[design/flow/design.v]
module cordic
  #(vectoring = 1,                                 
    width = 16,                                    
    iterations = width + 2,                        
    guard_bits = iterations - 1)                   
   (input  wire                       reset,       
    input  wire                       clk,         
    input  wire                       en,          
    input  wire  signed [width - 1:0] x0, y0, z0,  
    output logic signed [width    :0] x, y,        
    output logic signed [width - 1:0] z);          
   localparam logic signed [width - 1:0] pi_2 = 2**(width - 2);  
   function automatic logic signed [width + guard_bits - 1:0] atan_z(input integer i);
      case (i)
        0: atan_z = 33'd1073741824;
        1: atan_z = 33'd633866811;
        2: atan_z = 33'd334917815;
        3: atan_z = 33'd170009512;
        4: atan_z = 33'd85334662;
        5: atan_z = 33'd42708931;
        6: atan_z = 33'd21359677;
        7: atan_z = 33'd10680490;
        8: atan_z = 33'd5340327;
        9: atan_z = 33'd2670173;
        10: atan_z = 33'd1335088;
        11: atan_z = 33'd667544;
        12: atan_z = 33'd333772;
        13: atan_z = 33'd166886;
        14: atan_z = 33'd83443;
        15: atan_z = 33'd41722;
        16: atan_z = 33'd20861;
        17: atan_z = 33'd10430;
        default: atan_z = '0;
      endcase
   endfunction  
   logic signed [width + guard_bits    :0] xr[iterations + 1], yr[iterations + 1];
   logic signed [width + guard_bits - 1:0] zr[iterations + 1];
   always_ff @(posedge clk or posedge reset)
     if (reset)
       for (int i = 0; i < iterations + 1; ++i)
         begin
            xr[i] <= '0;
            yr[i] <= '0;
            zr[i] <= '0;
         end
     else
       if (en)
         for (int i = -1; i < iterations; ++i)
           if (i == -1)
             if (vectoring == 1)
               if (x0 < 0 && y0 >= 0)  
                 begin
                    xr[0] <= y0          << guard_bits;
                    yr[0] <= -x0         << guard_bits;
                    zr[0] <= (z0 + pi_2) << guard_bits;
                 end
               else if (x0 < 0 && y0 < 0)  
                 begin
                    xr[0] <= -y0         << guard_bits;
                    yr[0] <= x0          << guard_bits;
                    zr[0] <= (z0 - pi_2) << guard_bits;
                 end
               else
                 begin
                    xr[0] <= x0 << guard_bits;
                    yr[0] <= y0 << guard_bits;
                    zr[0] <= z0 << guard_bits;
                 end
             else
               if (z0[$left(z0)-:2] == 2'b10)  
                 begin
                    xr[0] <= y0          << guard_bits;
                    yr[0] <= -x0         << guard_bits;
                    zr[0] <= (z0 + pi_2) << guard_bits;
                 end
               else if (z0[$left(z0)-:2] == 2'b01)  
                 begin
                    xr[0] <= -y0         << guard_bits;
                    yr[0] <= x0          << guard_bits;
                    zr[0] <= (z0 - pi_2) << guard_bits;
                 end
               else
                 begin
                    xr[0] <= x0 << guard_bits;
                    yr[0] <= y0 << guard_bits;
                    zr[0] <= z0 << guard_bits;
                 end
           else
             if (vectoring == 1)
               if (yr[i] >= 0)
                 begin
                    xr[i + 1] <= xr[i] + (yr[i] >>> i);
                    yr[i + 1] <= yr[i] - (xr[i] >>> i);
                    zr[i + 1] <= zr[i] + atan_z(i);
                 end
               else
                 begin
                    xr[i + 1] <= xr[i] - (yr[i] >>> i);
                    yr[i + 1] <= yr[i] + (xr[i] >>> i);
                    zr[i + 1] <= zr[i] - atan_z(i);
                 end
             else
               if (zr[i] < 0)
                 begin
                    xr[i + 1] <= xr[i] + (yr[i] >>> i);
                    yr[i + 1] <= yr[i] - (xr[i] >>> i);
                    zr[i + 1] <= zr[i] + atan_z(i);
                 end
               else
                 begin
                    xr[i + 1] <= xr[i] - (yr[i] >>> i);
                    yr[i + 1] <= yr[i] + (xr[i] >>> i);
                    zr[i + 1] <= zr[i] - atan_z(i);
                 end
   always_ff @(posedge clk or posedge reset)
     if (reset)
       begin
          x <= '0;
          y <= '0;
          z <= '0;
       end
     else
       if (en)
         begin
            x <= round_result(xr[iterations]);
            y <= round_result(yr[iterations]);
            z <= round_result(zr[iterations]);
         end
   function signed [width:0] round_result(input signed [width + guard_bits:0] x);
      round_result = (x + 2**(guard_bits - 1)) >>> guard_bits;
   endfunction
endmodule
[design/flow/run.sh]
#!/bin/bash
# the make line also repeats each setting of config.mk as NAME=value (left out here)
make -C /OpenROAD-flow-scripts/flow DESIGN_CONFIG=/design/flow/config.mk WORK_HOME=/design/flow/orfs CLKGATE_MAP_FILE= finish
[design/flow/config.mk]
export PLATFORM = sky130hd
export DESIGN_NAME = cordic
export DESIGN_NICKNAME = cordic
export VERILOG_FILES = /design/flow/design.v
export SDC_FILE = /design/flow/constraint.sdc
export NUM_CORES = 4
export LEC_CHECK = 0
export ABC_AREA = 0
export CAP_MARGIN = 5
export CELL_PAD_IN_SITES_GLOBAL_PLACEMENT = 1
export CORE_ASPECT_RATIO = 1.72
export CORE_MARGIN = 2
export CORE_UTILIZATION = 66
export CTS_CLUSTER_DIAMETER = 225
export GPL_TIMING_DRIVEN = 1
export HOLD_SLACK_MARGIN = -0.01
export MAX_ROUTING_LAYER = met4
export MIN_ROUTING_LAYER = met1
export PLACE_DENSITY_LB_ADDON = 0.18
export SETUP_SLACK_MARGIN = 0.81
export SLEW_MARGIN = 30
export TNS_END_PERCENT = 5
[design/flow/constraint.sdc]
create_clock -name core_clock -period 3.95 [get_ports {clk}]
set_input_delay 0.7900 -clock core_clock [delete_from_list [all_inputs] [get_ports {clk}]]
set_output_delay 0.7900 -clock core_clock [all_outputs]
set_load 0.01 [all_outputs]
==> flow_metrics.py, run 1 <==
# Auto-generated metrics
metrics = {
    "floorplanning": {
        "rows": 227,
        "core_area_mm2": 0.222,
        "ios": 101,
        "die_area_mm2": 0.227,
        "fp_util_pct": 66.3,
        "die_w_um": 365,
        "dieHeight_um": 624,
    },
    "global_route": {
        "grt_pass1_vias": 148000,
        "grt_max_degree": 151,
        "grt.total_usage_pct": 44.0,
        "grt_pass1_wl_um": 770000,
        "grt_overflow": 0,
        "antenna_found_initial": 55,
    },
    "final_timing": {
        "fin_ws_ns": -2.39,
        "final_hold_viol_count": 0,
        "skew_ns": 0.0470,
        "rsz0062_at_grt": "yes",
        "tightest_slew_ns": 1.93,
        "setup_viol": 558,
        "fin_crit_ns": 6.34,
        "max_freq_mhz": 158,
        "slew_violations": 6,
        "relSlewSlack_pct": -29.6,
        "fin_crit_sh_pct": 160,
    },
    "clock_network": {
        "root_buffer": "clkbuf_16",
        "cts-buffers-inserted": 179,
        "cts.sinks": 1698,
        "htreeDepth": 4,
        "ctsLongestPathBuffers": 4,
        "path_clk_slew_ns": 0.06,
        "clk_latency_ns": 0.89,
        "hold_buffers": 0,
        "cts_tree": "built",
    },
    "synth": {
        "aoi_share_pct": 20.6,
        "syn_inst": 16500,
        "async_reset_ff_share_pct": 100,
        "synth_xor_xnor_area_share_pct": 11.4,
        "ys_warn_count": 4,
        "synthTopCellsByCount": "dfrtp_1, ha_1, a21oi_1",
        "ys_sh_adder_pct": 13.9,
        "synth.area.mux_share_pct": 8.34,
        "yosysMostFrequentCell": "dfrtp_1",
        "netlist_area_mm2": 0.148,
        "yosys_area_mm2": 0.148,
        "ys.flops": 1698,
        "syn_avg_cell_area_um2": 8.94,
        "edf_count": 0,
        "post-synth-top-area-cell": "dfrtp_1",
        "yosysCellCount": 16500,
        "ys_top_logic_family": "AND-OR/OR-AND gates",
        "yosys.cell_types.count": 105,
        "post-synth-top-area-fraction_pct": 28.8,
        "simple_gate_area_share_pct": 14.0,
        "ys_seq_share_pct": 28.8,
        "flop_cell": "dfrtp_1",
        "area_leaders": "dfrtp_1, ha_1, mux2_2",
    },
    "worst_setup_path": {
        "cpPeakStageDelay_ns": 1.16,
        "crit_type": "reg -> reg",
        "worstPathRequired_ns": 4.72,
        "path_depth": 18,
        "critPathMostFrequentCell": "buf_4",
        "cp_cell_sequence": "buf_4, clkinv_1, buf_12, buf_4, a31oi_1, xor2_1, ha_1, and3_1, a221oi_2, buf_4, o31ai_1, buf_4, buf_4, a21oi_1, nand2_1, a311oi_1, xnor2_1, mux2_2",
        "critPathLaunchType": "flop",
        "r2r-end": "xr[9][30]",
        "critPathCaptureType": "flop",
        "rrSetupSlack_ns": -2.39,
        "worstPathArrival_ns": 7.11,
        "r2r-start": "yr[8][33]",
        "crit_path_top_delay_cell": "xor2_1",
        "r2r.worst_path.cells": 18,
        "startpoint": "yr[8][33]",
        "worstPathMaxFanout": 6,
        "crit_buf_inv": 7,
        "critPathCapture": "xr[9][30]",
        "critPathTopFamily": "AND-OR/OR-AND gates",
    },
    "run_status": {
        "violations": "capacitance limit, slew limit, setup timing",
        "status": "finished with violations",
    },
    "route": {
        "vias_per_cell": 6.46,
        "wire_per_inst_um": 23.1,
        "detail-route-antenna-nets": 0,
        "firstDrtPassIters": 9,
        "routed_wl_um": 528000,
        "vias": 147000,
        "route.detailed.drc": 0,
        "drtIter0Drc": 12300,
    },
    "job": {
        "maxCapViolCount": 5,
        "tool_warnings": 89,
    },
    "place": {
        "port_buffers": 100,
        "hpwl_um": 372000,
        "place.gp.congestion": 1.08,
    },
    "worst_hold_path": {
        "worst_hold_path_type": "reg -> reg",
        "min-delay-start": "zr[3][10]",
        "whs_path_depth": 1,
        "hold_end": "zr[3][10]",
    },
    "cells_and_area": {
        "finalNetCount": 21300,
        "final_core_util_pct": 83.9,
        "nFillCells": 13600,
        "area_growth_pct": 26.4,
    },
}
==> area by class of cell <==
cell class / count / area (µm²) / area share [%]
Clock inverter: 82 / 1110 / 0.595
Tap cell: 2977 / 3720 / 2.00
Timing Repair Buffer: 3306 / 26100 / 14.0
Antenna cell: 61 / 153 / 0.0819
Multi-Input combinational cell: 13800 / 105000 / 56.5
Sequential cell: 1698 / 42500 / 22.8
Clock buffer: 235 / 4990 / 2.68
Inverter: 661 / 2490 / 1.34
==> stage by stage <==
step	worst slack (ns)	area (µm²)	hold slack (ns)	std cells	TNS (ns)
floorplan	-20.38	148000	0.443	16600	-
global placement	-1.24	175000	0.465	22300	-204.41
detailed placement	-1.23	175000	0.474	22300	-237.18
CTS	-1.03	183000	0.460	22700	-171.61
global route	-2.44	186000	0.457	22800	-392.20
finish	-2.39	186000	0.492	22800	-283.35
==> timing repair <==
item,4_1_cts,5_1_grt
cloned,0,0
buffers inserted,77,60
endpoints found under the setup margin,1024,1125
resized,410,465
pin swaps,228,240
==> per-layer routing <==
metal | share of wire [%] | wire (µm) | track usage [%] | vias up
met4 | 13 | 68700 | 45.8 | 0
met3 | 8.1 | 42700 | 10.7 | 4351
li1 | - | - | - | 66300
met2 | 49 | 257000 | 77.0 | 6637
met1 | 30 | 159000 | 36.3 | 70100
met5 | 0 | 0 | - | -
==> run 2: changes to the inputs <==
- ABC_AREA: 0 -> not set
- CAP_MARGIN: 5 -> 20
- CELL_PAD_IN_SITES_GLOBAL_PLACEMENT: 1 -> not set
- CORE_ASPECT_RATIO: 1.72 -> not set
- CORE_UTILIZATION: 66 -> 72
- CTS_CLUSTER_DIAMETER: 225 -> 168
- CTS_CLUSTER_SIZE: not set -> 95
- GPL_TIMING_DRIVEN: 1 -> not set
- HOLD_SLACK_MARGIN: -0.01 -> not set
- MAX_ROUTING_LAYER: met4 -> not set
- MIN_ROUTING_LAYER: met1 -> not set
- PLACE_DENSITY: not set -> 0.41
- PLACE_DENSITY_LB_ADDON: 0.18 -> not set
- SETUP_SLACK_MARGIN: 0.81 -> not set
- SLEW_MARGIN: 30 -> 20
- TNS_END_PERCENT: 5 -> not set
- clock period: 3.95 -> 3.74 ns (I/O delays scaled with it)
==> flow_metrics.py, run 2 <==
# Flow results
metrics = {
    "floorplanning": {
        "rows": 166,
        "core_area_mm2": 0.204,
        "ios": 101,
        "die_area_mm2": 0.209,
        "dieHeight_um": 457,
        "fp_util_pct": 72.3,
        "die_w_um": 457,
    },
    "synth": {
        "ys_top_logic_family": "AND-OR/OR-AND gates",
        "synth.area.mux_share_pct": 8.34,
        "syn_inst": 16500,
        "ys_sh_adder_pct": 13.9,
        "ys.flops": 1698,
        "netlist_area_mm2": 0.148,
        "flop_cell": "dfrtp_1",
        "post-synth-top-area-cell": "dfrtp_1",
        "ys_warn_count": 4,
        "syn_avg_cell_area_um2": 8.94,
        "yosys.cell_types.count": 105,
        "simple_gate_area_share_pct": 14.0,
        "edf_count": 0,
        "yosys_area_mm2": 0.148,
        "aoi_share_pct": 20.6,
        "yosysMostFrequentCell": "dfrtp_1",
        "yosysCellCount": 16500,
        "synth_xor_xnor_area_share_pct": 11.4,
        "ys_seq_share_pct": 28.8,
        "async_reset_ff_share_pct": 100,
        "synthTopCellsByCount": "dfrtp_1, ha_1, a21oi_1",
        "area_leaders": "dfrtp_1, ha_1, mux2_2",
        "post-synth-top-area-fraction_pct": 28.8,
    },
    "place": {
        "place.gp.congestion": 1.01,
        "port_buffers": 100,
        "place_ws_ns": -1.43,
        "hpwl_um": 354000,
    },
    "clock_network": {
        "htreeDepth": 2,
        "cts-buffers-inserted": 37,
        "hold_buffers": 0,
        "cts.sinks": 1698,
        "ctsLongestPathBuffers": 3,
        "root_buffer": "clkbuf_16",
    },
    "run_status": {
        "lastStage": "5_1_grt",
        "status": "aborted with a tool error",
        "tool.error": "[ERROR GRT-0232] Routing congestion too high. Check the congestion heatmap in the GUI.",
    },
    "global_route": {
        "grt_overflow": 3636,
        "grt.total_usage_pct": 79.1,
    },
}
## run 2: what timing repair did
action / 4_1_cts
gates resized: 1690
gates cloned: 1
endpoints found under the setup margin: 619
buffers inserted: 376
pin swaps: 938
## run 2: routing by layer
layer | global-route usage [%] | overflow
met5 | 44.0 | 18
met2 | 95.9 | 2037
met1 | 81.6 | 350
met3 | 62.8 | 322
met4 | 71.0 | 909
## run 2: per-stage QoR
stage	instances	instance area (µm²)	hold slack, ns	setup TNS, ns
after floorplan	16600	148000	0.443	-
after global placement	22200	176000	0.467	-261.82
after detailed placement	22200	176000	0.479	-314.38
after CTS	22600	187000	0.376	-200.84
==> run 3: changes to the inputs <==
- ABC_AREA: not set -> 0
- CAP_MARGIN: 20 -> 5
- CELL_PAD_IN_SITES_DETAIL_PLACEMENT: not set -> 1
- CELL_PAD_IN_SITES_GLOBAL_PLACEMENT: not set -> 1
- CORE_ASPECT_RATIO: not set -> 0.74
- CORE_UTILIZATION: 72 -> 66
- CTS_CLUSTER_DIAMETER: 168 -> 159
- CTS_CLUSTER_SIZE: 95 -> 44
- GPL_ROUTABILITY_DRIVEN: not set -> 0
- GPL_TIMING_DRIVEN: not set -> 1
- HOLD_SLACK_MARGIN: not set -> -0.01
- MAX_ROUTING_LAYER: not set -> met4
- MIN_ROUTING_LAYER: not set -> met2
- PLACE_DENSITY: 0.41 -> not set
- PLACE_DENSITY_LB_ADDON: not set -> 0.18
- SETUP_SLACK_MARGIN: not set -> 0.81
- SLEW_MARGIN: 20 -> 30
- TNS_END_PERCENT: not set -> 5
- clock period: 3.74 -> 3.95 ns (I/O delays scaled with it)
==> flow_metrics.py, run 3 <==
# Flow results
metrics = {
    "run_status": {
        "status": "aborted with a tool error",
        "lastStage": "3_5_place_dp",
        "tool.error": "[ERROR DPL-0033] detailed placement checks failed during check placement.",
    },
    "place": {
        "port_buffers": 100,
    },
    "synth": {
        "flop_cell": "dfrtp_1",
        "area_leaders": "dfrtp_1, ha_1, mux2_2",
        "syn_inst": 16500,
        "post-synth-top-area-fraction_pct": 28.8,
        "yosysMostFrequentCell": "dfrtp_1",
        "yosys.cell_types.count": 105,
        "ys_sh_adder_pct": 13.9,
        "syn_avg_cell_area_um2": 8.94,
        "synth_xor_xnor_area_share_pct": 11.4,
        "synthTopCellsByCount": "dfrtp_1, ha_1, a21oi_1",
        "simple_gate_area_share_pct": 14.0,
        "netlist_area_mm2": 0.148,
        "ys_warn_count": 4,
        "edf_count": 0,
        "async_reset_ff_share_pct": 100,
        "ys.flops": 1698,
        "yosys_area_mm2": 0.148,
        "synth.area.mux_share_pct": 8.34,
        "post-synth-top-area-cell": "dfrtp_1",
        "yosysCellCount": 16500,
        "ys_seq_share_pct": 28.8,
        "aoi_share_pct": 20.6,
        "ys_top_logic_family": "AND-OR/OR-AND gates",
    },
    "floorplanning": {
        "dieHeight_um": 411,
        "fp_util_pct": 66.3,
        "die_area_mm2": 0.227,
        "ios": 101,
        "rows": 149,
        "core_area_mm2": 0.223,
        "die_w_um": 554,
    },
}
-- run 3: per-stage QoR --
step | instance area [µm²] | hold WS (ns) | setup WS (ns) | std cells
after floorplan | 148000 | 0.443 | -20.38 | 16600
after global placement | 174000 | 0.470 | -1.47 | 22100
==> run 4: changes to the inputs <==
- ABC_AREA: 0 -> not set
- CAP_MARGIN: 5 -> 20
- CELL_PAD_IN_SITES_DETAIL_PLACEMENT: 1 -> not set
- CELL_PAD_IN_SITES_GLOBAL_PLACEMENT: 1 -> not set
- CORE_ASPECT_RATIO: 0.74 -> not set
- CORE_UTILIZATION: 66 -> 72
- CTS_CLUSTER_DIAMETER: 159 -> not set
- CTS_CLUSTER_SIZE: 44 -> not set
- GPL_ROUTABILITY_DRIVEN: 0 -> not set
- GPL_TIMING_DRIVEN: 1 -> not set
- HOLD_SLACK_MARGIN: -0.01 -> not set
- MAX_ROUTING_LAYER: met4 -> not set
- MIN_ROUTING_LAYER: met2 -> not set
- PLACE_DENSITY: not set -> 0.66
- PLACE_DENSITY_LB_ADDON: 0.18 -> not set
- SETUP_SLACK_MARGIN: 0.81 -> not set
- SLEW_MARGIN: 30 -> 20
- TNS_END_PERCENT: 5 -> not set
- clock period: 3.95 -> 4.48 ns (I/O delays scaled with it)
==> flow_metrics.py, run 4 <==
# Auto-generated metrics
metrics = {
    "floorplanning": {
        "rows": 166,
        "dieHeight_um": 457,
        "die_area_mm2": 0.209,
        "ios": 101,
        "die_w_um": 457,
        "core_area_mm2": 0.204,
        "fp_util_pct": 72.3,
    },
    "final_timing": {
        "slew_violations": 0,
        "max_freq_mhz": 200,
        "rsz0062_at_grt": "yes",
        "fin_crit_ns": 5.01,
        "relSlewSlack_pct": 32.5,
        "tightest_slew_ns": 1.01,
        "skew_ns": 0.0415,
        "fin_ws_ns": -0.527,
        "tns_ns": -13.17,
        "setup_viol": 82,
        "final_hold_viol_count": 0,
        "fin_crit_sh_pct": 112,
    },
    "synth": {
        "synth.area.mux_share_pct": 8.34,
        "synthTopCellsByCount": "dfrtp_1, ha_1, a21oi_1",
        "ys_sh_adder_pct": 13.9,
        "edf_count": 0,
        "yosys_area_mm2": 0.148,
        "flop_cell": "dfrtp_1",
        "yosys.cell_types.count": 105,
        "yosysMostFrequentCell": "dfrtp_1",
        "syn_inst": 16500,
        "yosysCellCount": 16500,
        "ys.flops": 1698,
        "ys_warn_count": 4,
        "simple_gate_area_share_pct": 14.0,
        "ys_top_logic_family": "AND-OR/OR-AND gates",
        "netlist_area_mm2": 0.148,
        "area_leaders": "dfrtp_1, ha_1, mux2_2",
        "aoi_share_pct": 20.6,
        "post-synth-top-area-cell": "dfrtp_1",
        "ys_seq_share_pct": 28.8,
        "syn_avg_cell_area_um2": 8.94,
        "synth_xor_xnor_area_share_pct": 11.4,
        "post-synth-top-area-fraction_pct": 28.8,
        "async_reset_ff_share_pct": 100,
    },
    "clock_network": {
        "htreeDepth": 4,
        "cts-buffers-inserted": 189,
        "cts.sinks": 1698,
        "path_clk_slew_ns": 0.06,
        "hold_buffers": 0,
        "root_buffer": "clkbuf_16",
        "ctsLongestPathBuffers": 3,
        "cts_tree": "built",
        "clk_latency_ns": 0.86,
    },
    "worst_setup_path": {
        "worstPathRequired_ns": 5.21,
        "cp_cell_sequence": "nor3_4, nand3_2, or2_4, or3_4, or4_4, o31ai_4, xor2_1, ha_1, and4_4, nand3_2, or3_4, a211o_1, a41oi_2, nand4_1, a31oi_4, buf_6, a21o_1, a21oi_2, xnor2_1, mux2_4",
        "critPathCaptureType": "flop",
        "rrSetupSlack_ns": -0.53,
        "r2r.worst_path.cells": 20,
        "crit_path_top_delay_cell": "or4_4",
        "crit_type": "reg -> reg",
        "cpPeakStageDelay_ns": 0.46,
        "r2r-start": "xr[7][11]",
        "crit_buf_inv": 1,
        "critPathCapture": "yr[8][29]",
        "worstPathArrival_ns": 5.74,
        "startpoint": "xr[7][11]",
        "critPathTopFamily": "simple AND/OR/NAND/NOR gates",
        "r2r-end": "yr[8][29]",
        "worstPathMaxFanout": 3,
        "path_depth": 20,
        "critPathLaunchType": "flop",
    },
    "cells_and_area": {
        "area_growth_pct": 17.6,
        "finalNetCount": 19600,
        "nFillCells": 12100,
        "fin_cells": 20800,
    },
    "global_route": {
        "grt.total_usage_pct": 39.8,
        "antenna_found_initial": 6,
        "grt_pass1_vias": 129000,
        "grt_pass1_wl_um": 681000,
        "grt_overflow": 0,
        "grt_max_degree": 174,
    },
    "run_status": {
        "violations": "setup timing",
        "status": "finished with violations",
    },
    "route": {
        "detail-route-antenna-nets": 0,
        "firstDrtPassIters": 6,
        "vias": 134000,
        "routed_wl_um": 439000,
        "wire_per_inst_um": 21.1,
        "drtIter0Drc": 12400,
        "vias_per_cell": 6.47,
        "route.detailed.drc": 0,
    },
    "worst_hold_path": {
        "min-delay-start": "zr[3][5]",
        "hold_end": "zr[3][5]",
        "whs_path_depth": 1,
        "worst_hold_path_type": "reg -> reg",
    },
    "place": {
        "hpwl_um": 322000,
        "place.gp.congestion": 1.01,
        "dp.cells": 20300,
        "place_ws_ns": -0.734,
        "port_buffers": 100,
    },
    "job": {
        "maxCapViolCount": 0,
        "tool_warnings": 95,
    },
}
==> run 4: cell type report <==
type	count	area [µm²]	area share [%]
repair buffers	1583	13000	7.49
inverters	661	2500	1.44
diodes	4	10.0	0.00577
clock buffers	270	5500	3.17
multi-input cells	13800	106000	60.9
flip-flops and latches	1698	42500	24.5
clock inverters	78	1010	0.583
well taps	2688	3360	1.94
==> run 4: what timing repair did <==
action / CTS / global route
setup buffers: 67 / 91
endpoints found under the setup margin: 174 / 313
pin swaps: 196 / 401
gates resized: 343 / 692
==> run 4: per-layer routing <==
metal	share of wire, %	global-route usage (%)	vias to the layer above
li1	-	-	62800
met1	41	51.8	64900
met2	46	64.8	5237
met3	7.0	5.54	1446
met4	6.2	20.3	6
met5	0.0084	0	-
==> run 4: stage by stage <==
| stage | util [%] | area [µm²] | hold slack [ns] |
|---|---|---|---|
| floorplan | - | 148000 | 0.443 |
| global placement | 79.0 | 161000 | 0.461 |
| detailed placement | 79.0 | 161000 | 0.475 |
| CTS | 83.2 | 170000 | 0.489 |
| global route | 85.0 | 174000 | 0.507 |
| finish | 85.0 | 174000 | 0.486 |
==> run 5: changes to the inputs <==
- ABC_AREA: not set -> 0
- CAP_MARGIN: 20 -> 15
- CELL_PAD_IN_SITES_GLOBAL_PLACEMENT: not set -> 0
- CTS_CLUSTER_DIAMETER: not set -> 325
- CTS_CLUSTER_SIZE: not set -> 22
- MAX_ROUTING_LAYER: not set -> met4
- MIN_ROUTING_LAYER: not set -> met1
- PLACE_DENSITY: 0.66 -> 0.4
- SETUP_SLACK_MARGIN: not set -> 0.66
- SLEW_MARGIN: 20 -> 30
- TNS_END_PERCENT: not set -> 90
- clock period: 4.48 -> 4.79 ns (I/O delays scaled with it)
==> flow_metrics.py, run 5 <==
# Auto-generated metrics
metrics = {
    "run_status": {
        "status": "finished with violations",
        "violations": "setup timing",
    },
    "cells_and_area": {
        "fin_area_mm2": 0.167,
        "fin_cells": 20100,
        "seq_area_mm2": 0.0425,
        "finalNetCount": 19000,
        "final_core_util_pct": 81.6,
        "area_growth_pct": 12.9,
        "logic_area_mm2": 0.107,
        "nFillCells": 13400,
    },
    "final_timing": {
        "fin_crit_ns": 5.06,
        "max_freq_mhz": 198,
        "setup_viol": 7,
        "hold_ws_ns": 0.493,
        "fin_crit_sh_pct": 106,
        "rsz0062_at_grt": "yes",
        "tightest_slew_ns": 0.939,
        "relSlewSlack_pct": 37.0,
        "skew_ns": 0.0539,
        "final_hold_viol_count": 0,
        "slew_violations": 0,
        "fin_ws_ns": -0.268,
        "tns_ns": -1.41,
    },
    "synth": {
        "edf_count": 0,
        "simple_gate_area_share_pct": 14.0,
        "ys.flops": 1698,
        "post-synth-top-area-cell": "dfrtp_1",
        "post-synth-top-area-fraction_pct": 28.8,
        "yosysCellCount": 16500,
        "syn_avg_cell_area_um2": 8.94,
        "synth.area.mux_share_pct": 8.34,
        "ys_seq_share_pct": 28.8,
        "yosys_area_mm2": 0.148,
        "synthTopCellsByCount": "dfrtp_1, ha_1, a21oi_1",
        "area_leaders": "dfrtp_1, ha_1, mux2_2",
        "ys_top_logic_family": "AND-OR/OR-AND gates",
        "async_reset_ff_share_pct": 100,
        "synth_xor_xnor_area_share_pct": 11.4,
        "yosysMostFrequentCell": "dfrtp_1",
        "aoi_share_pct": 20.6,
        "netlist_area_mm2": 0.148,
        "flop_cell": "dfrtp_1",
        "ys_warn_count": 4,
        "yosys.cell_types.count": 105,
        "ys_sh_adder_pct": 13.9,
        "syn_inst": 16500,
    },
    "global_route": {
        "grt_pass1_vias": 122000,
        "grt_pass1_wl_um": 649000,
        "grt.total_usage_pct": 38.9,
        "grt_max_degree": 185,
        "grt_overflow": 0,
        "antenna_found_initial": 6,
    },
    "place": {
        "dpl_cell_area_mm2": 0.156,
        "port_buffers": 100,
        "hpwl_um": 312000,
        "dp.cells": 19600,
        "place.gp.congestion": 1.02,
    },
    "floorplanning": {
        "fp_util_pct": 72.3,
        "ios": 101,
        "dieHeight_um": 457,
        "die_w_um": 457,
        "rows": 166,
        "die_area_mm2": 0.209,
        "core_area_mm2": 0.204,
    },
    "route": {
        "drtIter0Drc": 11100,
        "routed_wl_um": 418000,
        "detail-route-antenna-nets": 0,
        "vias": 130000,
        "vias_per_cell": 6.50,
        "wire_per_inst_um": 20.8,
        "route.detailed.drc": 0,
        "firstDrtPassIters": 6,
    },
    "worst_setup_path": {
        "crit_path_top_delay_cell": "or4_4",
        "r2r-end": "yr[8][33]",
        "crit_type": "reg -> reg",
        "rrSetupSlack_ns": -0.27,
        "cp_cell_sequence": "nor3_4, buf_4, or3b_4, or3_4, or4_4, nand2_2, xor2_1, ha_1, and4_4, nand3_2, or3_4, a211o_1, a41oi_2, buf_4, nand4_1, a31oi_4, a311o_1, a31oi_2, xnor2_1, mux2_4",
        "cpPeakStageDelay_ns": 0.45,
        "crit_buf_inv": 2,
        "critPathTopFamily": "simple AND/OR/NAND/NOR gates",
        "path_depth": 20,
        "r2r.worst_path.cells": 20,
        "worstPathArrival_ns": 5.73,
        "startpoint": "xr[7][10]",
        "r2r-start": "xr[7][10]",
        "critPathCaptureType": "flop",
        "worstPathMaxFanout": 3,
        "critPathCapture": "yr[8][33]",
        "critPathLaunchType": "flop",
        "worstPathRequired_ns": 5.46,
    },
    "clock_network": {
        "cts.sinks": 1698,
        "ctsLongestPathBuffers": 3,
        "cts_tree": "built",
        "clk_latency_ns": 0.79,
        "root_buffer": "clkbuf_16",
        "cts-buffers-inserted": 87,
        "htreeDepth": 3,
        "path_clk_slew_ns": 0.11,
    },
    "worst_hold_path": {
        "min-delay-start": "zr[3][10]",
        "whs_path_depth": 1,
        "worst_hold_path_type": "reg -> reg",
        "hold_end": "zr[3][10]",
    },
    "job": {
        "maxCapViolCount": 0,
        "tool_warnings": 108,
    },
}
-- run 5: what timing repair did --
action / 4_1_cts / 5_1_grt
pin swaps: 352 / 446
hold buffers: 0 / 0
gates resized: 507 / 742
setup buffers: 154 / 154
endpoints found under the setup margin: 401 / 560
-- run 5: cell type report --
| cell class | instances | area share, % |
|---|---|---|
| Antenna cell | 7 | 0.0105 |
| Clock inverter | 4 | 0.0323 |
| Inverter | 661 | 1.51 |
| Tap cell | 2688 | 2.02 |
| Clock buffer | 104 | 1.38 |
| Multi-Input combinational cell | 13800 | 64.0 |
| Timing Repair Buffer | 1103 | 5.57 |
| Sequential cell | 1698 | 25.5 |
-- run 5: per-stage QoR --
stage | setup slack, ns
finish | -0.268
global route | -0.451
CTS | -0.209
detailed placement | -0.445
global placement | -0.436
floorplan | -19.71
-- run 5: layer usage --
layer,track usage [%],vias to the layer above,share of wire (%)
met5,-,-,0
met4,16.7,0,5.5
met3,4.01,1145,6.3
met2,62.2,4511,47
met1,50.4,63100,42
li1,-,61600,-
==> run 6: changes to the inputs <==
- CAP_MARGIN: 15 -> 20
- CELL_PAD_IN_SITES_GLOBAL_PLACEMENT: 0 -> 1
- CTS_CLUSTER_SIZE: 22 -> 21
- MAX_ROUTING_LAYER: met4 -> not set
- PLACE_DENSITY: 0.4 -> 0.66
- SETUP_SLACK_MARGIN: 0.66 -> not set
- TNS_END_PERCENT: 90 -> 45
- clock period: 4.79 -> 4.22 ns (I/O delays scaled with it)
==> flow_metrics.py, run 6 <==
# Flow results
metrics = {
    "synth": {
        "yosys_area_mm2": 0.148,
        "aoi_share_pct": 20.6,
        "area_leaders": "dfrtp_1, ha_1, mux2_2",
        "flop_cell": "dfrtp_1",
        "async_reset_ff_share_pct": 100,
        "edf_count": 0,
        "yosysMostFrequentCell": "dfrtp_1",
        "syn_avg_cell_area_um2": 8.94,
        "post-synth-top-area-cell": "dfrtp_1",
        "yosys.cell_types.count": 105,
        "ys_sh_adder_pct": 13.9,
        "syn_inst": 16500,
        "post-synth-top-area-fraction_pct": 28.8,
        "synth_xor_xnor_area_share_pct": 11.4,
        "ys.flops": 1698,
        "synth.area.mux_share_pct": 8.34,
        "synthTopCellsByCount": "dfrtp_1, ha_1, a21oi_1",
        "simple_gate_area_share_pct": 14.0,
        "ys_top_logic_family": "AND-OR/OR-AND gates",
        "ys_seq_share_pct": 28.8,
        "ys_warn_count": 4,
        "netlist_area_mm2": 0.148,
        "yosysCellCount": 16500,
    },
    "run_status": {
        "lastStage": "3_1_place_gp_skip_io",
        "status": "aborted with a tool error",
        "tool.error": "[ERROR GPL-0301] Utilization 102.911 % exceeds 100%.",
    },
    "floorplanning": {
        "rows": 166,
        "fp_util_pct": 72.3,
        "dieHeight_um": 457,
        "core_area_mm2": 0.204,
        "die_area_mm2": 0.209,
        "die_w_um": 457,
    },
}
==> run 7: changes to the inputs <==
- ABC_AREA: 0 -> 1
- CAP_MARGIN: 20 -> 35
- CELL_PAD_IN_SITES_GLOBAL_PLACEMENT: 1 -> not set
- CORE_MARGIN: 2 -> 3
- CORE_UTILIZATION: 72 -> 15
- CTS_CLUSTER_DIAMETER: 325 -> not set
- CTS_CLUSTER_SIZE: 21 -> not set
- PLACE_DENSITY: 0.66 -> 0.73
- SETUP_SLACK_MARGIN: not set -> 0.46
- SLEW_MARGIN: 30 -> 20
- TNS_END_PERCENT: 45 -> 100
- clock period: 4.22 -> 3.11 ns (I/O delays scaled with it)
==> flow_metrics.py, run 7 <==
# Auto-generated metrics
metrics = {
    "run_status": {
        "status": "finished with violations",
        "violations": "setup timing",
    },
    "place": {
        "dpl_cell_area_mm2": 0.231,
        "hpwl_um": 570000,
        "dp.cells": 47800,
        "place.gp.congestion": 1.03,
        "place_ws_ns": -0.639,
        "port_buffers": 100,
    },
    "route": {
        "firstDrtPassIters": 7,
        "vias": 205000,
        "drtIter0Drc": 13600,
        "route.detailed.drc": 0,
        "detail-route-antenna-nets": 0,
        "wire_per_inst_um": 14.6,
        "vias_per_cell": 4.21,
        "routed_wl_um": 710000,
    },
    "worst_hold_path": {
        "worst_hold_path_type": "in -> reg",
        "min-delay-start": "en",
        "whs_path_depth": 3,
        "hold_end": "yr[17][16]",
    },
    "worst_setup_path": {
        "path_depth": 20,
        "r2r-end": "xr[14][19]",
        "critPathTopFamily": "simple AND/OR/NAND/NOR gates",
        "startpoint": "yr[13][17]",
        "critPathMostFrequentCell": "nand2_2",
        "worstPathRequired_ns": 3.88,
        "crit_buf_inv": 2,
        "critPathCaptureType": "flop",
        "r2r.worst_path.cells": 20,
        "rrSetupSlack_ns": -0.38,
        "worstPathArrival_ns": 4.26,
        "critPathLaunchType": "flop",
        "crit_path_top_delay_cell": "dfrtp_2",
        "r2r-start": "yr[13][17]",
        "crit_type": "reg -> reg",
        "critPathCapture": "xr[14][19]",
        "cpPeakStageDelay_ns": 0.44,
        "worstPathMaxFanout": 4,
        "cp_cell_sequence": "nor2_4, nand3_4, nor4_4, nand2_2, nor2_4, nand2_1, nand2_1, xor2_2, buf_4, ha_4, a21oi_2, nor2_1, nor2_1, inv_1, nor2_2, nand2_2, nand2_2, nand3_1, nand3_2, o21ai_1",
    },
    "synth": {
        "ys_sh_adder_pct": 11.5,
        "ys_top_logic_family": "simple AND/OR/NAND/NOR gates",
        "aoi_share_pct": 17.0,
        "synthTopCellsByCount": "nand2_1, inv_1, nor2_1",
        "post-synth-top-area-fraction_pct": 23.9,
        "area_leaders": "dfrtp_1, nand2_1, ha_1",
        "edf_count": 0,
        "ys.flops": 1698,
        "netlist_area_mm2": 0.178,
        "yosys_area_mm2": 0.178,
        "syn_avg_cell_area_um2": 6.33,
        "synth.area.mux_share_pct": 0,
        "yosysMostFrequentCell": "nand2_1",
        "async_reset_ff_share_pct": 100,
        "ys_seq_share_pct": 23.9,
        "syn_inst": 28100,
        "flop_cell": "dfrtp_1",
        "post-synth-top-area-cell": "dfrtp_1",
        "yosys.cell_types.count": 71,
        "yosysCellCount": 28100,
        "synth_xor_xnor_area_share_pct": 5.01,
        "simple_gate_area_share_pct": 33.1,
        "ys_warn_count": 4,
    },
    "final_timing": {
        "fin_ws_ns": -0.380,
        "relSlewSlack_pct": 39.2,
        "fin_crit_ns": 3.49,
        "slew_violations": 0,
        "setup_viol": 579,
        "tightest_slew_ns": 0.902,
        "rsz0062_at_grt": "yes",
        "skew_ns": 0.110,
        "fin_crit_sh_pct": 112,
        "final_hold_viol_count": 0,
        "max_freq_mhz": 287,
    },
    "job": {
        "tool_warnings": 91,
        "maxCapViolCount": 0,
    },
    "global_route": {
        "grt_max_degree": 120,
        "grt_pass1_wl_um": 1090000,
        "antenna_found_initial": 8,
        "grt_overflow": 0,
        "grt_pass1_vias": 200000,
        "grt.total_usage_pct": 11.2,
    },
    "floorplanning": {
        "core_area_mm2": 1.18,
        "die_area_mm2": 1.20,
        "rows": 399,
        "ios": 101,
        "fp_util_pct": 15.0,
        "die_w_um": 1090,
        "dieHeight_um": 1090,
    },
    "clock_network": {
        "htreeDepth": 4,
        "cts-buffers-inserted": 187,
        "root_buffer": "clkbuf_16",
        "clk_latency_ns": 1.00,
        "cts.sinks": 1698,
        "path_clk_slew_ns": 0.06,
        "ctsLongestPathBuffers": 4,
        "cts_tree": "built",
    },
    "cells_and_area": {
        "fin_area_mm2": 0.259,
        "nFillCells": 131000,
        "finalNetCount": 34600,
        "seq_area_mm2": 0.0425,
        "fin_cells": 48700,
        "logic_area_mm2": 0.135,
        "area_growth_pct": 45.8,
        "final_core_util_pct": 21.9,
    },
}
run 7: timing repair:
action                                  in CTS  in global routing
hold buffers                                 0                  0
endpoints found under the setup margin     936               1186
setup buffers                              384                142
pin swaps                                 1218                783
gates resized                             3010               1612
run 7: layout make-up:
cell class | instances | share of cell area, %
multi-input cells | 22100 | 52.2
flip-flops and latches | 1698 | 16.4
repair buffers | 5034 | 15.6
well taps | 15600 | 7.55
inverters | 3875 | 5.65
clock buffers | 241 | 2.03
clock inverters | 100 | 0.504
diodes | 6 | 0.00580
run 7: per-stage QoR:
step / TNS, ns / hold WS (ns)
floorplan: - / 0.440
global placement: -168.63 / 0.456
detailed placement: -186.38 / 0.459
CTS: -77.10 / 0.133
global route: -232.16 / 0.167
finish: -87.25 / 0.165
run 7: metal layers:
metal,wire [µm],vias up,GRT usage (%)
met5,24,-,0
met4,65500,4,8.34
li1,-,103000,-
met2,335000,5724,19.6
met1,278000,94500,12.5
met3,31500,2332,1.30
==> run 8: changes to the inputs <==
- CAP_MARGIN: 35 -> 20
- CORE_MARGIN: 3 -> 2
- CORE_UTILIZATION: 15 -> 72
- CTS_CLUSTER_SIZE: not set -> 76
- MIN_ROUTING_LAYER: met1 -> not set
- PLACE_DENSITY: 0.73 -> 0.66
- SETUP_SLACK_MARGIN: 0.46 -> 0.93
- TNS_END_PERCENT: 100 -> not set
- clock period: 3.11 -> 3.13 ns (I/O delays scaled with it)
==> flow_metrics.py, run 8 <==
# Flow results
metrics = {
    "clock_network": {
        "cts-buffers-inserted": 200,
        "root_buffer": "clkbuf_16",
        "hold_buffers": 0,
        "ctsLongestPathBuffers": 4,
        "htreeDepth": 4,
        "cts.sinks": 1698,
    },
    "floorplanning": {
        "fp_util_pct": 72.3,
        "die_area_mm2": 0.251,
        "ios": 101,
        "rows": 182,
        "die_w_um": 501,
        "core_area_mm2": 0.246,
        "dieHeight_um": 501,
    },
    "place": {
        "dp.cells": 34000,
        "place.gp.congestion": 1.15,
        "port_buffers": 100,
        "place_ws_ns": -0.474,
        "hpwl_um": 512000,
    },
    "synth": {
        "ys_seq_share_pct": 23.9,
        "yosysCellCount": 28100,
        "area_leaders": "dfrtp_1, nand2_1, ha_1",
        "ys.flops": 1698,
        "yosys.cell_types.count": 71,
        "synthTopCellsByCount": "nand2_1, inv_1, nor2_1",
        "ys_warn_count": 4,
        "synth_xor_xnor_area_share_pct": 5.01,
        "ys_top_logic_family": "simple AND/OR/NAND/NOR gates",
        "post-synth-top-area-fraction_pct": 23.9,
        "post-synth-top-area-cell": "dfrtp_1",
        "syn_avg_cell_area_um2": 6.33,
        "simple_gate_area_share_pct": 33.1,
        "async_reset_ff_share_pct": 100,
        "flop_cell": "dfrtp_1",
        "ys_sh_adder_pct": 11.5,
        "aoi_share_pct": 17.0,
        "yosys_area_mm2": 0.178,
        "netlist_area_mm2": 0.178,
        "syn_inst": 28100,
        "yosysMostFrequentCell": "nand2_1",
        "synth.area.mux_share_pct": 0,
        "edf_count": 0,
    },
    "run_status": {
        "tool.error": "[ERROR GRT-0116] Global routing finished with congestion. Check the congestion regions in the DRC Viewer.",
        "status": "aborted with a tool error",
        "lastStage": "5_1_grt",
    },
    "global_route": {
        "grt.total_usage_pct": 78.1,
        "grt_overflow": 554,
    },
}
-- run 8: metrics by stage --
stage | cell area [µm²] | hold slack (ns) | utilization, %
2_1_floorplan | 178000 | 0.440 | -
3_3_place_gp | 205000 | 0.457 | 83.3
3_5_place_dp | 205000 | 0.465 | 83.3
4_1_cts | 223000 | 0.219 | 90.9
-- run 8: routing by layer --
layer	GRT overflow	global-route usage, %
met1	24	79.4
met2	235	93.0
met3	61	64.8
met4	225	71.2
met5	9	47.9
-- run 8: timing repair --
action,in CTS
buffers inserted,415
resized,2470
pin swaps,1065
setup endpoints to repair,1441
==> run 9: changes to the inputs <==
- ABC_AREA: 1 -> not set
- CORE_UTILIZATION: 72 -> 65
- CTS_CLUSTER_SIZE: 76 -> 62
- HOLD_SLACK_MARGIN: not set -> -0.09
- PLACE_DENSITY: 0.66 -> not set
- SETUP_SLACK_MARGIN: 0.93 -> not set
- clock period: 3.13 -> 4.46 ns (I/O delays scaled with it)
==> flow_metrics.py, run 9 <==
# Auto-generated metrics
metrics = {
    "floorplanning": {
        "die_area_mm2": 0.231,
        "core_area_mm2": 0.225,
        "ios": 101,
        "fp_util_pct": 65.5,
        "rows": 174,
        "die_w_um": 480,
        "dieHeight_um": 480,
    },
    "synth": {
        "ys_top_logic_family": "AND-OR/OR-AND gates",
        "synthTopCellsByCount": "dfrtp_1, ha_1, a21oi_1",
        "ys_sh_adder_pct": 13.9,
        "edf_count": 0,
        "netlist_area_mm2": 0.148,
        "aoi_share_pct": 20.6,
        "ys.flops": 1698,
        "ys_seq_share_pct": 28.8,
        "yosysCellCount": 16500,
        "post-synth-top-area-cell": "dfrtp_1",
        "synth.area.mux_share_pct": 8.34,
        "synth_xor_xnor_area_share_pct": 11.4,
        "flop_cell": "dfrtp_1",
        "async_reset_ff_share_pct": 100,
        "yosys.cell_types.count": 105,
        "syn_inst": 16500,
        "yosys_area_mm2": 0.148,
        "post-synth-top-area-fraction_pct": 28.8,
        "area_leaders": "dfrtp_1, ha_1, mux2_2",
        "syn_avg_cell_area_um2": 8.94,
        "yosysMostFrequentCell": "dfrtp_1",
        "ys_warn_count": 4,
        "simple_gate_area_share_pct": 14.0,
    },
    "worst_setup_path": {
        "worstPathMaxFanout": 3,
        "crit_type": "reg -> reg",
        "worstPathRequired_ns": 5.21,
        "path_depth": 20,
        "startpoint": "yr[6][8]",
        "r2r-end": "xr[7][31]",
        "critPathCaptureType": "flop",
        "worstPathArrival_ns": 5.64,
        "r2r-start": "yr[6][8]",
        "r2r.worst_path.cells": 20,
        "crit_buf_inv": 0,
        "critPathMostFrequentCell": "a21o_1",
        "crit_path_top_delay_cell": "or4_4",
        "cp_cell_sequence": "or3_4, nor3_4, nand2_1, or4_4, or3_4, o41ai_4, xnor2_1, ha_1, a21o_1, a21o_1, a21o_1, a21o_1, a21o_1, a21o_1, a21o_1, a41o_1, a31o_2, a21o_1, a211o_1, a22o_1",
        "critPathTopFamily": "AND-OR/OR-AND gates",
        "cpPeakStageDelay_ns": 0.44,
        "rrSetupSlack_ns": -0.43,
        "critPathCapture": "xr[7][31]",
        "critPathLaunchType": "flop",
    },
    "final_timing": {
        "max_freq_mhz": 205,
        "tightest_slew_ns": 0.882,
        "rsz0062_at_grt": "yes",
        "fin_ws_ns": -0.425,
        "fin_crit_sh_pct": 110,
        "fin_crit_ns": 4.89,
        "slew_violations": 0,
        "relSlewSlack_pct": 41.2,
        "setup_viol": 69,
        "skew_ns": 0.0418,
        "final_hold_viol_count": 0,
        "hold_ws_ns": 0.444,
    },
    "clock_network": {
        "clk_latency_ns": 0.87,
        "root_buffer": "clkbuf_16",
        "ctsLongestPathBuffers": 3,
        "cts-buffers-inserted": 193,
        "cts.sinks": 1698,
        "path_clk_slew_ns": 0.06,
        "cts_tree": "built",
        "htreeDepth": 4,
        "hold_buffers": 0,
    },
    "cells_and_area": {
        "area_growth_pct": 19.4,
        "nFillCells": 16100,
        "fin_cells": 21200,
        "finalNetCount": 19700,
    },
    "global_route": {
        "grt_max_degree": 153,
        "grt_pass1_vias": 124000,
        "antenna_found_initial": 9,
        "grt_overflow": 0,
        "grt.total_usage_pct": 35.5,
        "grt_pass1_wl_um": 668000,
    },
    "job": {
        "tool_warnings": 117,
        "maxCapViolCount": 0,
    },
    "place": {
        "hpwl_um": 324000,
        "port_buffers": 100,
        "dp.cells": 20700,
        "place.gp.congestion": 1.01,
    },
    "route": {
        "wire_per_inst_um": 20.2,
        "routed_wl_um": 429000,
        "drtIter0Drc": 9838,
        "detail-route-antenna-nets": 0,
        "firstDrtPassIters": 6,
        "vias": 131000,
        "route.detailed.drc": 0,
        "vias_per_cell": 6.17,
    },
    "run_status": {
        "violations": "setup timing",
        "status": "finished with violations",
    },
    "worst_hold_path": {
        "worst_hold_path_type": "in -> async",
    },
}
## run 9: timing repair
| action | 4_1_cts | 5_1_grt |
|---|---|---|
| endpoints found under the setup margin | 194 | 306 |
| gates cloned | 0 | 0 |
| buffers inserted | 82 | 112 |
| gates resized | 420 | 773 |
| pin swaps | 246 | 427 |
## run 9: per-layer routing
metal  global-route usage, %  part of all wire, %  vias to the layer above
li1                        -                    -                    63100
met1                    48.0                   44                    63300
met2                    57.5                   46                     3590
met3                    5.11                  5.8                      851
met4                    13.8                  4.4                        6
met5                       0               0.0072                        -
## run 9: final cells by class
type	count	area [µm²]	area share, %
repair buffers	1714	13900	7.90
flip-flops and latches	1698	42500	24.1
multi-input cells	13800	107000	60.5
diodes	4	10.0	0.00568
clock inverters	94	1410	0.803
inverters	661	2500	1.42
clock buffers	264	5520	3.13
well taps	2992	3740	2.13
## run 9: per-stage QoR
stage	setup TNS, ns	util [%]	instance area (µm²)	setup slack [ns]
floorplan	-	-	148000	-19.97
global placement	-29.72	72.1	162000	-0.726
detailed placement	-38.23	72.1	162000	-0.779
CTS	-8.88	76.2	172000	-0.596
global route	-29.58	78.2	176000	-0.557
finish	-11.21	78.2	176000	-0.425
==> run 10: changes to the inputs <==
- ABC_AREA: not set -> 0
- CELL_PAD_IN_SITES_GLOBAL_PLACEMENT: not set -> 1
- CORE_UTILIZATION: 65 -> 44
- CTS_CLUSTER_DIAMETER: not set -> 325
- CTS_CLUSTER_SIZE: 62 -> not set
- HOLD_SLACK_MARGIN: -0.09 -> not set
- MIN_ROUTING_LAYER: not set -> met2
- PLACE_DENSITY_LB_ADDON: not set -> 0.18
- SLEW_MARGIN: 20 -> 30
- TNS_END_PERCENT: not set -> 45
- clock period: 4.46 -> 7.31 ns (I/O delays scaled with it)
==> flow_metrics.py, run 10 <==
# Auto-generated metrics
metrics = {
    "synth": {
        "post-synth-top-area-fraction_pct": 28.8,
        "ys_sh_adder_pct": 13.9,
        "simple_gate_area_share_pct": 14.0,
        "flop_cell": "dfrtp_1",
        "aoi_share_pct": 20.6,
        "synth_xor_xnor_area_share_pct": 11.4,
        "area_leaders": "dfrtp_1, ha_1, mux2_2",
        "ys_seq_share_pct": 28.8,
        "ys.flops": 1698,
        "yosys.cell_types.count": 105,
        "async_reset_ff_share_pct": 100,
        "edf_count": 0,
        "yosysMostFrequentCell": "dfrtp_1",
        "netlist_area_mm2": 0.148,
        "ys_top_logic_family": "AND-OR/OR-AND gates",
        "synth.area.mux_share_pct": 8.34,
        "synthTopCellsByCount": "dfrtp_1, ha_1, a21oi_1",
        "syn_avg_cell_area_um2": 8.94,
        "ys_warn_count": 4,
        "syn_inst": 16500,
        "yosys_area_mm2": 0.148,
        "post-synth-top-area-cell": "dfrtp_1",
        "yosysCellCount": 16500,
    },
    "worst_setup_path": {
        "critPathLaunchType": "flop",
        "critPathTopFamily": "AND-OR/OR-AND gates",
        "critPathCapture": "yr[13][33]",
        "cpPeakStageDelay_ns": 0.78,
        "critPathCaptureType": "flop",
        "path_depth": 18,
        "r2r.worst_path.cells": 18,
        "worstPathArrival_ns": 7.01,
        "crit_type": "reg -> reg",
        "worstPathRequired_ns": 8.22,
        "worstPathMaxFanout": 7,
        "critPathMostFrequentCell": "nand2_1",
        "rrSetupSlack_ns": 1.21,
        "cp_cell_sequence": "nor4_1, nand2_1, nor2_1, nand2_1, nand2_1, xor2_1, ha_1, nand3_1, a2111oi_0, nor2_1, a31oi_1, a21oi_1, o21ai_1, a21oi_1, o21ai_1, a2111oi_0, or3_1, nand3_1",
        "r2r-start": "xr[12][14]",
        "r2r-end": "yr[13][33]",
        "crit_buf_inv": 0,
        "crit_path_top_delay_cell": "a31oi_1",
        "startpoint": "xr[12][14]",
    },
    "route": {
        "detail-route-antenna-nets": 0,
        "routed_wl_um": 438000,
        "vias": 171000,
        "vias_per_cell": 8.08,
        "wire_per_inst_um": 20.7,
        "drtIter0Drc": 23600,
        "firstDrtPassIters": 9,
        "route.detailed.drc": 0,
    },
    "clock_network": {
        "postCtsSetupRepairBufs": 0,
        "cts-buffers-inserted": 217,
        "clk_latency_ns": 0.99,
        "cts_tree": "built",
        "root_buffer": "clkbuf_16",
        "cts.sinks": 1698,
        "cts.repair.resized": 0,
        "hold_buffers": 0,
        "path_clk_slew_ns": 0.06,
        "htreeDepth": 4,
        "ctsLongestPathBuffers": 4,
    },
    "run_status": {
        "status": "finished clean",
    },
    "floorplanning": {
        "dieHeight_um": 583,
        "die_area_mm2": 0.340,
        "ios": 101,
        "core_area_mm2": 0.334,
        "fp_util_pct": 44.2,
        "die_w_um": 583,
        "rows": 212,
    },
    "global_route": {
        "grt_pass1_wl_um": 682000,
        "antenna_found_initial": 0,
        "grt_pass1_vias": 184000,
        "grt.total_usage_pct": 37.5,
        "grt_overflow": 0,
        "grt_max_degree": 176,
    },
    "worst_hold_path": {
        "worst_hold_path_type": "reg -> reg",
        "hold_end": "zr[5][5]",
        "whs_path_depth": 1,
        "min-delay-start": "zr[5][5]",
    },
    "job": {
        "maxCapViolCount": 0,
        "tool_warnings": 114,
    },
    "cells_and_area": {
        "finalNetCount": 18300,
        "area_growth_pct": 9.70,
    },
    "final_timing": {
        "skew_ns": 0.0492,
        "setup_viol": 0,
        "tns_ns": 0,
        "tightest_slew_ns": 1.27,
        "fin_ws_ns": 1.21,
        "max_freq_mhz": 164,
        "fin_crit_ns": 6.10,
        "rsz0062_at_grt": "no",
        "final_hold_viol_count": 0,
        "slew_violations": 0,
        "relSlewSlack_pct": 14.2,
        "fin_crit_sh_pct": 83.4,
        "hold_ws_ns": 0.484,
    },
    "place": {
        "port_buffers": 100,
        "hpwl_um": 327000,
        "place.gp.congestion": 0.997,
        "place_ws_ns": 1.58,
    },
}
-- run 10: final cells by class --
cell class	instances	area, µm²
Tap cell	4387	5490
Multi-Input combinational cell	13800	101000
Fill cell	32400	172000
Sequential cell	1698	42500
Inverter	661	2490
Clock inverter	92	1320
Timing Repair Buffer	221	2310
Antenna cell	20	50.0
Clock buffer	299	6350
-- run 10: per-layer routing --
layer | up-vias | share of wire, % | track usage (%)
li1 | 59500 | - | -
met3 | 3440 | 40 | 49.1
met4 | 132 | 6.8 | 5.22
met5 | - | 0.89 | 12.3
met2 | 46100 | 52 | 45.9
met1 | 61800 | 0 | -
-- run 10: per-stage QoR --
step           cell area [µm²]  utilization (%)  std cells
4_1_cts                 162000             48.4      21100
3_5_place_dp            154000             46.1      20800
3_3_place_gp            154000             46.1      20800
5_1_grt                 162000             48.5      21200
6_report                162000             48.5      21200
2_1_floorplan           148000                -      16600
==> run 11: changes to the inputs <==
- ABC_AREA: 0 -> not set
- CELL_PAD_IN_SITES_DETAIL_PLACEMENT: not set -> 1
- CELL_PAD_IN_SITES_GLOBAL_PLACEMENT: 1 -> not set
- CORE_ASPECT_RATIO: not set -> 1.57
- CORE_UTILIZATION: 44 -> 40
- CTS_CLUSTER_DIAMETER: 325 -> not set
- CTS_CLUSTER_SIZE: not set -> 39
- MIN_ROUTING_LAYER: met2 -> not set
- PLACE_DENSITY_LB_ADDON: 0.18 -> not set
- SLEW_MARGIN: 30 -> 20
- TNS_END_PERCENT: 45 -> not set
- clock period: 7.31 -> 5.5 ns (I/O delays scaled with it)
==> flow_metrics.py, run 11 <==
# Auto-generated metrics
metrics = {
    "clock_network": {
        "clk_latency_ns": 0.93,
        "path_clk_slew_ns": 0.06,
        "cts.sinks": 1698,
        "postCtsSetupRepairBufs": 0,
        "cts-buffers-inserted": 198,
        "ctsLongestPathBuffers": 4,
        "cts_tree": "built",
        "htreeDepth": 4,
        "root_buffer": "clkbuf_16",
    },
    "route": {
        "wire_per_inst_um": 21.4,
        "drtIter0Drc": 4752,
        "vias": 126000,
        "detail-route-antenna-nets": 0,
        "firstDrtPassIters": 8,
        "route.detailed.drc": 0,
        "vias_per_cell": 5.78,
        "routed_wl_um": 466000,
    },
    "worst_setup_path": {
        "worstPathArrival_ns": 6.06,
        "worstPathMaxFanout": 4,
        "crit_type": "reg -> reg",
        "rrSetupSlack_ns": 0.26,
        "r2r.worst_path.cells": 20,
        "critPathCaptureType": "flop",
        "worstPathRequired_ns": 6.32,
        "critPathCapture": "xr[7][31]",
        "cp_cell_sequence": "or3_1, nor3_2, nand3_1, or4_1, or3_1, o31ai_1, xnor2_1, ha_1, a21o_1, a21o_1, a21o_1, a21o_1, a21o_1, a21o_1, a21o_1, a41o_1, a31o_2, a21o_1, a211o_1, a22o_1",
        "path_depth": 20,
        "critPathTopFamily": "AND-OR/OR-AND gates",
        "r2r-start": "yr[6][8]",
        "startpoint": "yr[6][8]",
        "crit_buf_inv": 0,
        "crit_path_top_delay_cell": "or4_1",
        "cpPeakStageDelay_ns": 0.49,
        "critPathMostFrequentCell": "a21o_1",
        "r2r-end": "xr[7][31]",
        "critPathLaunchType": "flop",
    },
    "final_timing": {
        "fin_crit_sh_pct": 95.3,
        "tns_ns": 0,
        "tightest_slew_ns": 1.15,
        "fin_ws_ns": 0.261,
        "skew_ns": 0.0875,
        "final_hold_viol_count": 0,
        "relSlewSlack_pct": 22.5,
        "hold_ws_ns": 0.484,
        "max_freq_mhz": 191,
        "setup_viol": 0,
        "slew_violations": 0,
        "rsz0062_at_grt": "no",
        "fin_crit_ns": 5.24,
    },
    "worst_hold_path": {
        "min-delay-start": "zr[3][10]",
        "whs_path_depth": 1,
        "worst_hold_path_type": "reg -> reg",
        "hold_end": "zr[3][10]",
    },
    "floorplanning": {
        "fp_util_pct": 40.1,
        "rows": 279,
        "die_area_mm2": 0.374,
        "ios": 101,
        "core_area_mm2": 0.368,
        "die_w_um": 489,
        "dieHeight_um": 765,
    },
    "synth": {
        "synthTopCellsByCount": "dfrtp_1, ha_1, a21oi_1",
        "post-synth-top-area-fraction_pct": 28.8,
        "ys.flops": 1698,
        "yosys.cell_types.count": 105,
        "ys_warn_count": 4,
        "area_leaders": "dfrtp_1, ha_1, mux2_2",
        "ys_top_logic_family": "AND-OR/OR-AND gates",
        "yosysMostFrequentCell": "dfrtp_1",
        "edf_count": 0,
        "syn_inst": 16500,
        "simple_gate_area_share_pct": 14.0,
        "async_reset_ff_share_pct": 100,
        "synth_xor_xnor_area_share_pct": 11.4,
        "synth.area.mux_share_pct": 8.34,
        "ys_seq_share_pct": 28.8,
        "yosys_area_mm2": 0.148,
        "yosysCellCount": 16500,
        "syn_avg_cell_area_um2": 8.94,
        "aoi_share_pct": 20.6,
        "netlist_area_mm2": 0.148,
        "flop_cell": "dfrtp_1",
        "post-synth-top-area-cell": "dfrtp_1",
        "ys_sh_adder_pct": 13.9,
    },
    "global_route": {
        "antenna_found_initial": 4,
        "grt_pass1_vias": 136000,
        "grt_overflow": 0,
        "grt.total_usage_pct": 24.6,
        "grt_max_degree": 205,
        "grt_pass1_wl_um": 739000,
    },
    "run_status": {
        "status": "finished clean",
    },
    "place": {
        "hpwl_um": 371000,
        "port_buffers": 100,
        "place_ws_ns": 0.102,
        "place.gp.congestion": 0.927,
    },
    "job": {
        "tool_warnings": 100,
        "maxCapViolCount": 0,
    },
    "cells_and_area": {
        "area_growth_pct": 10.4,
        "finalNetCount": 18400,
        "final_core_util_pct": 44.3,
    },
}
## run 11: through the flow
step / area, µm² / instances
floorplan: 148000 / 16600
global placement: 156000 / 21400
detailed placement: 156000 / 21400
CTS: 163000 / 21800
global route: 163000 / 21800
finish: 163000 / 21800
## run 11: what timing repair did
action,in CTS,in global routing
setup endpoints to repair,0,32
hold buffers,0,0
resized,0,30
## run 11: per-layer routing
layer | routed length, µm | vias to the layer above | track usage [%]
li1 | - | 60300 | -
met1 | 157000 | 62200 | 22.3
met2 | 254000 | 2053 | 48.3
met3 | 10500 | 1501 | 2.37
met4 | 45200 | 0 | 20.4
met5 | 0 | - | 0
## run 11: area by class of cell
| class | instances | area (µm²) |
|---|---|---|
| diodes | 2 | 5.00 |
| clock buffers | 253 | 5520 |
| clock inverters | 97 | 1320 |
| fillers | 42800 | 205000 |
| inverters | 661 | 2490 |
| multi-input cells | 13800 | 101000 |
| flip-flops and latches | 1698 | 42500 |
| well taps | 4917 | 6150 |
| repair buffers | 372 | 3440 |
